==> inputs of try-ember <==
// EC_TOP
module EC_TOP(
    clk, rst_n, in_valid,
    in_Px, in_Py, in_Qx, in_Qy, in_prime, in_a,
    out_valid, out_Rx, out_Ry
);
==> flow/config.mk <==
export PLATFORM = sky130hd
export DESIGN_NAME = EC_TOP
export DESIGN_NICKNAME = EC_TOP
export VERILOG_FILES = /design/flow/design.v
export SDC_FILE = /design/flow/constraint.sdc
export NUM_CORES = 4
export LEC_CHECK = 0
export ABC_AREA = 1
export CAP_MARGIN = 30
export CELL_PAD_IN_SITES_DETAIL_PLACEMENT = 2
export CELL_PAD_IN_SITES_GLOBAL_PLACEMENT = 0
export CORE_ASPECT_RATIO = 1.07
export CORE_MARGIN = 3
export CORE_UTILIZATION = 35
export CTS_CLUSTER_SIZE = 80
export GPL_TIMING_DRIVEN = 1
export PLACE_DENSITY = 0.88
export SLEW_MARGIN = 20
export TNS_END_PERCENT = 60
==> flow/constraint.sdc <==
create_clock -name core_clock -period 95.6 [get_ports {clk}]
set_input_delay 19.1200 -clock core_clock [delete_from_list [all_inputs] [get_ports {clk}]]
set_output_delay 19.1200 -clock core_clock [all_outputs]
set_load 0.01 [all_outputs]
run.sh (not shown) runs the stock make flow with config.mk's settings and CLKGATE_MAP_FILE=.
==> try-garnet: changes against try-ember <==
ABC_AREA = not set   (was 1)
CAP_MARGIN = 20   (was 30)
CELL_PAD_IN_SITES_DETAIL_PLACEMENT = not set   (was 2)
CELL_PAD_IN_SITES_GLOBAL_PLACEMENT = not set   (was 0)
CORE_ASPECT_RATIO = not set   (was 1.07)
CORE_MARGIN = 2   (was 3)
CORE_UTILIZATION = 64   (was 35)
CTS_CLUSTER_SIZE = not set   (was 80)
GPL_TIMING_DRIVEN = not set   (was 1)
PLACE_DENSITY = not set   (was 0.88)
TNS_END_PERCENT = not set   (was 60)
==> flow/constraint.sdc (replaced) <==
create_clock -name core_clock -period 72.4 [get_ports {clk}]
set_input_delay 14.4800 -clock core_clock [delete_from_list [all_inputs] [get_ports {clk}]]
set_output_delay 14.4800 -clock core_clock [all_outputs]
set_load 0.01 [all_outputs]
==> try-fjord: changes against try-ember <==
CAP_MARGIN = 15   (was 30)
CELL_PAD_IN_SITES_DETAIL_PLACEMENT = not set   (was 2)
CELL_PAD_IN_SITES_GLOBAL_PLACEMENT = not set   (was 0)
CORE_ASPECT_RATIO = not set   (was 1.07)
CORE_MARGIN = 2   (was 3)
CORE_UTILIZATION = 72   (was 35)
CTS_CLUSTER_DIAMETER = 202   (was not set)
CTS_CLUSTER_SIZE = 70   (was 80)
GPL_ROUTABILITY_DRIVEN = 0   (was not set)
GPL_TIMING_DRIVEN = not set   (was 1)
PLACE_DENSITY = not set   (was 0.88)
PLACE_DENSITY_LB_ADDON = 0.01   (was not set)
SETUP_SLACK_MARGIN = 3.76   (was not set)
TNS_END_PERCENT = not set   (was 60)
==> flow/constraint.sdc (replaced) <==
create_clock -name core_clock -period 14.2 [get_ports {clk}]
set_input_delay 2.8400 -clock core_clock [delete_from_list [all_inputs] [get_ports {clk}]]
set_output_delay 2.8400 -clock core_clock [all_outputs]
set_load 0.01 [all_outputs]
==> comparison table <==
| item | try-fjord | try-ember | try-garnet |
|---|---|---|---|
| Core area | 34,500 sq um | 71,300 sq um | 37,800 sq um |
| Cell with the most instances after synthesis | nand2_1 | nand2_1 | ha_1 |
| Placer congestion estimate | - | 0.986 | 1.01 |
| Detailed-placement wirelength estimate | 78,000 microns | 180,000 microns | 60,200 microns |
| Cell chosen for the clock root | - | clkbuf_16 | clkbuf_16 |
| Placed standard-cell area | 32,100 sq um | 26,600 sq um | 25,700 sq um |
| Die boundary width | 191 microns | 266 microns | 200 microns |
| Outcome | aborted with a tool error | aborted with a tool error | complete, no violations |
| Failing step | 4_1_cts | 5_1_grt | - |
| Area share, top type | 20.6% | 20.6% | 21.1% |
| Seq share, synth | 10.9% | 10.9% | 11.2% |
| Post-CTS setup buffers | - | 0 | 0 |
| Share of cell area taken by muxes after synthesis | 0.564% | 0.564% | 4.76% |
| Fraction of the mapped netlist area in compound gates | 14.1% | 14.1% | 20.1% |
| Post-Place Worst Slack | -41,700 ps | 11,530 ps | -243 ps |
| Xor and xnor area share after synthesis | 7.95% | 7.95% | 9.39% |
| Number of clock buffers inserted by TritonCTS | - | 9 | 9 |
